==> inputs of run a <==
Design AXIS_FIR_v1_0, start of the top module:
module AXIS_FIR_v1_0 # 
    (
        parameter integer C_S_AXIS_TDATA_WIDTH	= 16,
        parameter integer C_M_AXIS_TDATA_WIDTH	= 32,
        parameter integer C_M_AXIS_START_COUNT	= 32
    )
    (
        input wire [3:0] s_axis_tkeep,
        output wire [3:0] m_axis_tkeep,
        input wire  s_axis_aclk,
        input wire  s_axis_aresetn,
        output wire  s_axis_tready,
        input wire [C_S_AXIS_TDATA_WIDTH-1 : 0] s_axis_tdata,
        input wire [(C_S_AXIS_TDATA_WIDTH/8)-1 : 0] s_axis_tstrb,
        input wire  s_axis_tlast,
        input wire  s_axis_tvalid,
        input wire  m_axis_aclk,
        input wire  m_axis_aresetn,
        output wire  m_axis_tvalid,
        output wire [C_M_AXIS_TDATA_WIDTH-1 : 0] m_axis_tdata,
        output wire [(C_M_AXIS_TDATA_WIDTH/8)-1 : 0] m_axis_tstrb,
        output wire  m_axis_tlast,
        input wire  m_axis_tready
    );
Settings: LEC_CHECK=0, CAP_MARGIN=15, CORE_MARGIN=2, CORE_UTILIZATION=72, CTS_CLUSTER_DIAMETER=354, HOLD_SLACK_MARGIN=-0.08, PLACE_DENSITY=0.64, SETUP_SLACK_MARGIN=-0.3, SLEW_MARGIN=5; clock period 5.21 ns.
run.sh (not shown) runs the stock make flow with config.mk's settings and CLKGATE_MAP_FILE=.
==> run b (differences from run a) <==
CTS_CLUSTER_DIAMETER = 28   (was 354)
CTS_CLUSTER_SIZE = 44   (was unset)
PLACE_DENSITY = unset   (was 0.64)
SETUP_SLACK_MARGIN = 1.64   (was -0.3)
SLEW_MARGIN = 20   (was 5)
==> flow/constraint.sdc (replaced) <==
create_clock -name core_clock -period 6.8 [get_ports {s_axis_aclk}]
set_input_delay 1.3600 -clock core_clock [delete_from_list [all_inputs] [get_ports {s_axis_aclk}]]
set_output_delay 1.3600 -clock core_clock [all_outputs]
set_load 0.01 [all_outputs]
==> run c (differences from run a) <==
ABC_AREA = 1   (was unset)
CAP_MARGIN = 20   (was 15)
CTS_CLUSTER_DIAMETER = unset   (was 354)
HOLD_SLACK_MARGIN = unset   (was -0.08)
PLACE_DENSITY = unset   (was 0.64)
PLACE_DENSITY_LB_ADDON = 0.02   (was unset)
SETUP_SLACK_MARGIN = 1.36   (was -0.3)
SLEW_MARGIN = 20   (was 5)
==> flow/constraint.sdc (replaced) <==
create_clock -name core_clock -period 4.6 [get_ports {s_axis_aclk}]
set_input_delay 0.9200 -clock core_clock [delete_from_list [all_inputs] [get_ports {s_axis_aclk}]]
set_output_delay 0.9200 -clock core_clock [all_outputs]
set_load 0.01 [all_outputs]
==> run_results.csv <==
group,metric,value,unit
logic_synthesis,ys_sh_mux,0.535,%
status,status,"complete, no violations",
place,pre_cts_slack,0.161,ns
cells_and_area,final_cells,9678,
drt,vias,58100,
drt,met2_length,110,mm
cts,post_cts_buffers,271,
die,dieWidth,340,um
That was run b.
==> run_results.csv <==
group,metric,value,unit
sta,worst_slack,-1.56,ns
status,violations,"setup timing",
drt,vias,77200,
die,dieWidth,353,um
sta,setup_viol,137,
status,status,"failed layout checks",
drt,met2_length,139,mm
place,pre_cts_slack,-0.893,ns
cells_and_area,final_cells,12100,
cts,post_cts_buffers,155,
That was run c.
==> run_results.csv <==
group,metric,value,unit
status,status,"failed layout checks",
status,violations,"setup timing",
sta,worst_slack,-0.869,ns
drt,met2_length,99.7,mm
place,pre_cts_slack,-0.953,ns
sta,setup_viol,93,
That was run a.

========
==> willow <==
AXIS_FIR_v1_0 again, from the RTL that the note above started with.
export LEC_CHECK = 0
export ABC_AREA = 1
export CAP_MARGIN = 20
export CORE_MARGIN = 2
export CORE_UTILIZATION = 72
export MAX_ROUTING_LAYER = met4
export PLACE_DENSITY_LB_ADDON = 0.02
export SETUP_SLACK_MARGIN = 1.61
export SLEW_MARGIN = 20
create_clock -name core_clock -period 5.49 [get_ports {s_axis_aclk}]
==> fjord (differences from willow) <==
==> flow/config.mk (replaced) <==
export PLATFORM = sky130hd
export DESIGN_NAME = AXIS_FIR_v1_0
export DESIGN_NICKNAME = AXIS_FIR_v1_0
export VERILOG_FILES = /design/flow/design.v
export SDC_FILE = /design/flow/constraint.sdc
export NUM_CORES = 4
export LEC_CHECK = 0
export CAP_MARGIN = 20
export CORE_MARGIN = 2
export CORE_UTILIZATION = 72
export PLACE_DENSITY = 0.64
export SLEW_MARGIN = 20
==> flow/constraint.sdc (replaced) <==
create_clock -name core_clock -period 5.35 [get_ports {s_axis_aclk}]
set_input_delay 1.0700 -clock core_clock [delete_from_list [all_inputs] [get_ports {s_axis_aclk}]]
set_output_delay 1.0700 -clock core_clock [all_outputs]
set_load 0.01 [all_outputs]
==> nickel (differences from willow) <==
==> flow/config.mk (replaced) <==
export PLATFORM = sky130hd
export DESIGN_NAME = AXIS_FIR_v1_0
export DESIGN_NICKNAME = AXIS_FIR_v1_0
export VERILOG_FILES = /design/flow/design.v
export SDC_FILE = /design/flow/constraint.sdc
export NUM_CORES = 4
export LEC_CHECK = 0
export CAP_MARGIN = 20
export CORE_MARGIN = 2
export CORE_UTILIZATION = 72
export CTS_CLUSTER_SIZE = 14
export PLACE_DENSITY_LB_ADDON = 0.28
export SETUP_SLACK_MARGIN = -0.43
export SLEW_MARGIN = 20
==> flow/constraint.sdc (replaced) <==
create_clock -name core_clock -period 6.19 [get_ports {s_axis_aclk}]
set_input_delay 1.2380 -clock core_clock [delete_from_list [all_inputs] [get_ports {s_axis_aclk}]]
set_output_delay 1.2380 -clock core_clock [all_outputs]
set_load 0.01 [all_outputs]
==> comparison <==
fjord reached the layout checks and failed them: negative setup slack. nickel completed, yet does not pass: negative setup slack. willow finished but fails on negative setup slack.
Register-to-register slack, lowest first: fjord, willow, nickel.
Synthesized cell count is the same in fjord and nickel.
The highest utilization belongs to fjord, the lowest to nickel.
Final area: willow is higher than fjord (about 4%).
Clock skew, highest first: willow, fjord, nickel.

========
==> inputs of build 40 <==
Starting RTL as in the previous note.
make LEC_CHECK=0 ABC_AREA=1 CAP_MARGIN=30 CORE_ASPECT_RATIO=1.35 CORE_MARGIN=5 CORE_UTILIZATION=43 CTS_CLUSTER_SIZE=32 GPL_ROUTABILITY_DRIVEN=0 HOLD_SLACK_MARGIN=0.27 MAX_ROUTING_LAYER=met4 MIN_ROUTING_LAYER=met2 PLACE_DENSITY=0.41 SETUP_SLACK_MARGIN=-0.36 SLEW_MARGIN=20 finish   # period 11.6 ns
==> build 59: changes against build 40 <==
ABC_AREA = not set   (was 1)
CAP_MARGIN = 20   (was 30)
CORE_ASPECT_RATIO = not set   (was 1.35)
CORE_MARGIN = 2   (was 5)
CORE_UTILIZATION = 72   (was 43)
CTS_CLUSTER_SIZE = not set   (was 32)
GPL_ROUTABILITY_DRIVEN = not set   (was 0)
HOLD_SLACK_MARGIN = not set   (was 0.27)
MAX_ROUTING_LAYER = not set   (was met4)
MIN_ROUTING_LAYER = not set   (was met2)
PLACE_DENSITY = 0.43   (was 0.41)
SETUP_SLACK_MARGIN = not set   (was -0.36)
==> flow/constraint.sdc (replaced) <==
create_clock -name core_clock -period 5.13 [get_ports {s_axis_aclk}]
set_input_delay 1.0260 -clock core_clock [delete_from_list [all_inputs] [get_ports {s_axis_aclk}]]
set_output_delay 1.0260 -clock core_clock [all_outputs]
set_load 0.01 [all_outputs]
==> trial 91: changes against build 40 <==
ABC_AREA = not set   (was 1)
CAP_MARGIN = 20   (was 30)
CORE_ASPECT_RATIO = not set   (was 1.35)
CORE_MARGIN = 2   (was 5)
CORE_UTILIZATION = 62   (was 43)
CTS_CLUSTER_SIZE = not set   (was 32)
GPL_ROUTABILITY_DRIVEN = not set   (was 0)
HOLD_SLACK_MARGIN = not set   (was 0.27)
MAX_ROUTING_LAYER = not set   (was met4)
MIN_ROUTING_LAYER = not set   (was met2)
PLACE_DENSITY = not set   (was 0.41)
SETUP_SLACK_MARGIN = not set   (was -0.36)
==> flow/constraint.sdc (replaced) <==
create_clock -name core_clock -period 5.82 [get_ports {s_axis_aclk}]
set_input_delay 1.1640 -clock core_clock [delete_from_list [all_inputs] [get_ports {s_axis_aclk}]]
set_output_delay 1.1640 -clock core_clock [all_outputs]
set_load 0.01 [all_outputs]
==> build 98: changes against build 40 <==
CAP_MARGIN = 20   (was 30)
CORE_ASPECT_RATIO = not set   (was 1.35)
CORE_MARGIN = 2   (was 5)
CORE_UTILIZATION = 72   (was 43)
CTS_CLUSTER_SIZE = not set   (was 32)
GPL_ROUTABILITY_DRIVEN = not set   (was 0)
HOLD_SLACK_MARGIN = not set   (was 0.27)
MAX_ROUTING_LAYER = not set   (was met4)
MIN_ROUTING_LAYER = not set   (was met2)
PLACE_DENSITY = 0.35   (was 0.41)
SETUP_SLACK_MARGIN = not set   (was -0.36)
==> flow/constraint.sdc (replaced) <==
create_clock -name core_clock -period 4.59 [get_ports {s_axis_aclk}]
set_input_delay 0.9180 -clock core_clock [delete_from_list [all_inputs] [get_ports {s_axis_aclk}]]
set_output_delay 0.9180 -clock core_clock [all_outputs]
set_load 0.01 [all_outputs]
==> GITHUB_STEP_SUMMARY <==
## Implementation flow summary

| Metric | Value |
|---|---|
| Outcome | `finished clean` |
| TNS Setup | `0 ns` |
| Logic share of the area | `60.0%` |
| Most common cell on crit path | `fa_1` |
| CTS tree | `built` |
| Vias in the first global route | `around 98000` |
| Rel. slew slack | `30.4%` |
| Clock latency (worst-skew pair) | `0.74 ns` |
| Reg area | `around 0.021 sq mm` |
The numbers above come from build 40.

==> GITHUB_STEP_SUMMARY <==
## Implementation flow summary

| Metric | Value |
|---|---|
| SO Faults | `setup timing` |
| Rel. slew slack | `31.0%` |
| Outcome | `complete, but fails checks` |
| Worst setup margin | `-1.34 ns` |
| Endpoints failing setup | `106` |
| Most common cell on crit path | `fa_1` |
| TNS Setup | `-61.66 ns` |
| Logic share of the area | `57.8%` |
| Vias in the first global route | `61200` |
| Clock latency (worst-skew pair) | `about 0.7 ns` |
The numbers above come from build 59.

==> GITHUB_STEP_SUMMARY <==
### Yosys + OpenROAD results

| Metric | Value |
|---|---|
| Failed at | `global routing (5_1_grt)` |
| Outcome | `did not finish` |
| And+or+nand+nor area frac | `12.9%` |
| Synth warn | `3` |
| Tool Error | `[ERROR GRT-0232] Routing congestion too high. Check the congestion heatmap in the GUI.` |
| Dominant cell area share | `25.9%` |
The numbers above come from build 98.

==> GITHUB_STEP_SUMMARY <==
## Implementation flow summary

| Metric | Value |
|---|---|
| Logic share of the area | `around three fifths` |
| Endpoints failing setup | `11` |
| CTS tree | `built` |
| SO Faults | `setup timing` |
| Worst setup margin | `-0.332 ns` |
| Outcome | `complete, but fails checks` |
The numbers above come from trial 91.


========
==> run X: inputs <==
AXIS_FIR_v1_0 again, from the RTL that the note above started with.
## AXIS_FIR_v1_0
module AXIS_FIR_v1_0 # 
    (
        parameter integer C_S_AXIS_TDATA_WIDTH	= 16,
        parameter integer C_M_AXIS_TDATA_WIDTH	= 32,
        parameter integer C_M_AXIS_START_COUNT	= 32
    )
    (
        input wire [3:0] s_axis_tkeep,
        output wire [3:0] m_axis_tkeep,
        input wire  s_axis_aclk,
        input wire  s_axis_aresetn,
        output wire  s_axis_tready,
        input wire [C_S_AXIS_TDATA_WIDTH-1 : 0] s_axis_tdata,
        input wire [(C_S_AXIS_TDATA_WIDTH/8)-1 : 0] s_axis_tstrb,
        input wire  s_axis_tlast,
        input wire  s_axis_tvalid,
        input wire  m_axis_aclk,
        input wire  m_axis_aresetn,
        output wire  m_axis_tvalid,
        output wire [C_M_AXIS_TDATA_WIDTH-1 : 0] m_axis_tdata,
        output wire [(C_M_AXIS_TDATA_WIDTH/8)-1 : 0] m_axis_tstrb,
        output wire  m_axis_tlast,
        input wire  m_axis_tready
    );
    wire [C_S_AXIS_TDATA_WIDTH-1 : 0] fir_data_in;
    wire [C_M_AXIS_TDATA_WIDTH-1 : 0] fir_data_out;
    wire enable_fir;
    AXIS_FIR_v1_0_S_AXIS # ( 
        .C_S_AXIS_TDATA_WIDTH(C_S_AXIS_TDATA_WIDTH)
    ) AXIS_FIR_v1_0_S_AXIS_inst (
        .s_axis_tkeep(s_axis_tkeep),
        .enable_fir(enable_fir),
        .fir_data_in(fir_data_in),
        .S_AXIS_ACLK(s_axis_aclk),
        .S_AXIS_ARESETN(s_axis_aresetn),
        .S_AXIS_TREADY(s_axis_tready),
        .S_AXIS_TDATA(s_axis_tdata),
        .S_AXIS_TSTRB(s_axis_tstrb),
        .S_AXIS_TLAST(s_axis_tlast),
        .S_AXIS_TVALID(s_axis_tvalid)
    );
    AXIS_FIR_v1_0_M_AXIS # ( 
        .C_M_AXIS_TDATA_WIDTH(C_M_AXIS_TDATA_WIDTH),
        .C_M_START_COUNT(C_M_AXIS_START_COUNT)
    ) AXIS_FIR_v1_0_M_AXIS_inst (
        .m_axis_tkeep(m_axis_tkeep),
        .enable_fir(enable_fir),
        .fir_data_out(fir_data_out),
        .M_AXIS_ACLK(s_axis_aclk),
        .M_AXIS_ARESETN(s_axis_aresetn),
        .M_AXIS_TVALID(m_axis_tvalid),
        .M_AXIS_TDATA(m_axis_tdata),
        .M_AXIS_TSTRB(m_axis_tstrb),
        .M_AXIS_TLAST(m_axis_tlast),
        .M_AXIS_TREADY(m_axis_tready)
    );
    FIR LPF_FIR_inst (
        .clk(s_axis_aclk),
        .reset(s_axis_aresetn),
        .enable_fir(enable_fir),
        .fir_data_in(fir_data_in),  
        .fir_data_out(fir_data_out)  
    );
endmodule
Settings: LEC_CHECK=0, CAP_MARGIN=20, CELL_PAD_IN_SITES_GLOBAL_PLACEMENT=1, CORE_ASPECT_RATIO=1.54, CORE_MARGIN=9, CORE_UTILIZATION=17, GPL_ROUTABILITY_DRIVEN=1, GPL_TIMING_DRIVEN=1, PLACE_DENSITY_LB_ADDON=0.13, SLEW_MARGIN=20, TNS_END_PERCENT=65; clock period 6.23 ns.
==> run P: changes against run X <==
ABC_AREA = 1   (was not set)
CAP_MARGIN = 15   (was 20)
CORE_ASPECT_RATIO = 1.33   (was 1.54)
GPL_ROUTABILITY_DRIVEN = 0   (was 1)
MAX_ROUTING_LAYER = met4   (was not set)
MIN_ROUTING_LAYER = met2   (was not set)
PLACE_DENSITY_LB_ADDON = 0.2   (was 0.13)
SETUP_SLACK_MARGIN = 0.71   (was not set)
==> summary of the runs <==
Against run P, the fmax of run X is smaller by 8.1%. Against run X, the design area of run P is higher by 6.1%. Of run X and run P, run P has the higher area after synthesis (gap about 8%, measured against run P). Run P produced a clean layout. Run X finished with negative setup slack left.
==> figures <==
| item | run P | run X |
|---|---|---|
| Status | no timing/DRC/antenna violations | finished with violations |
| Violated checks | - | negative setup slack |
| First-pass detailed-route iteration total | 6 | 5 |
| Number of logic stages on the critical path including buffering | 18 | 20 |
| Worst Hold End | LPF_FIR_inst.buff0[14] | LPF_FIR_inst.buff0[7] |
| Clock buffer instance count of the final layout | 113 | 108 |
| Clock transition at path regs | 0.08 ns | 0.07 ns |
| Met3 routed wirelength | 124 mm | 4.38 mm |
| Layout buffering overhead excluding clock cells | 2.86% | 5.62% |
| Average detailed-routed wire length per instance | 19.3 microns | 18.9 microns |
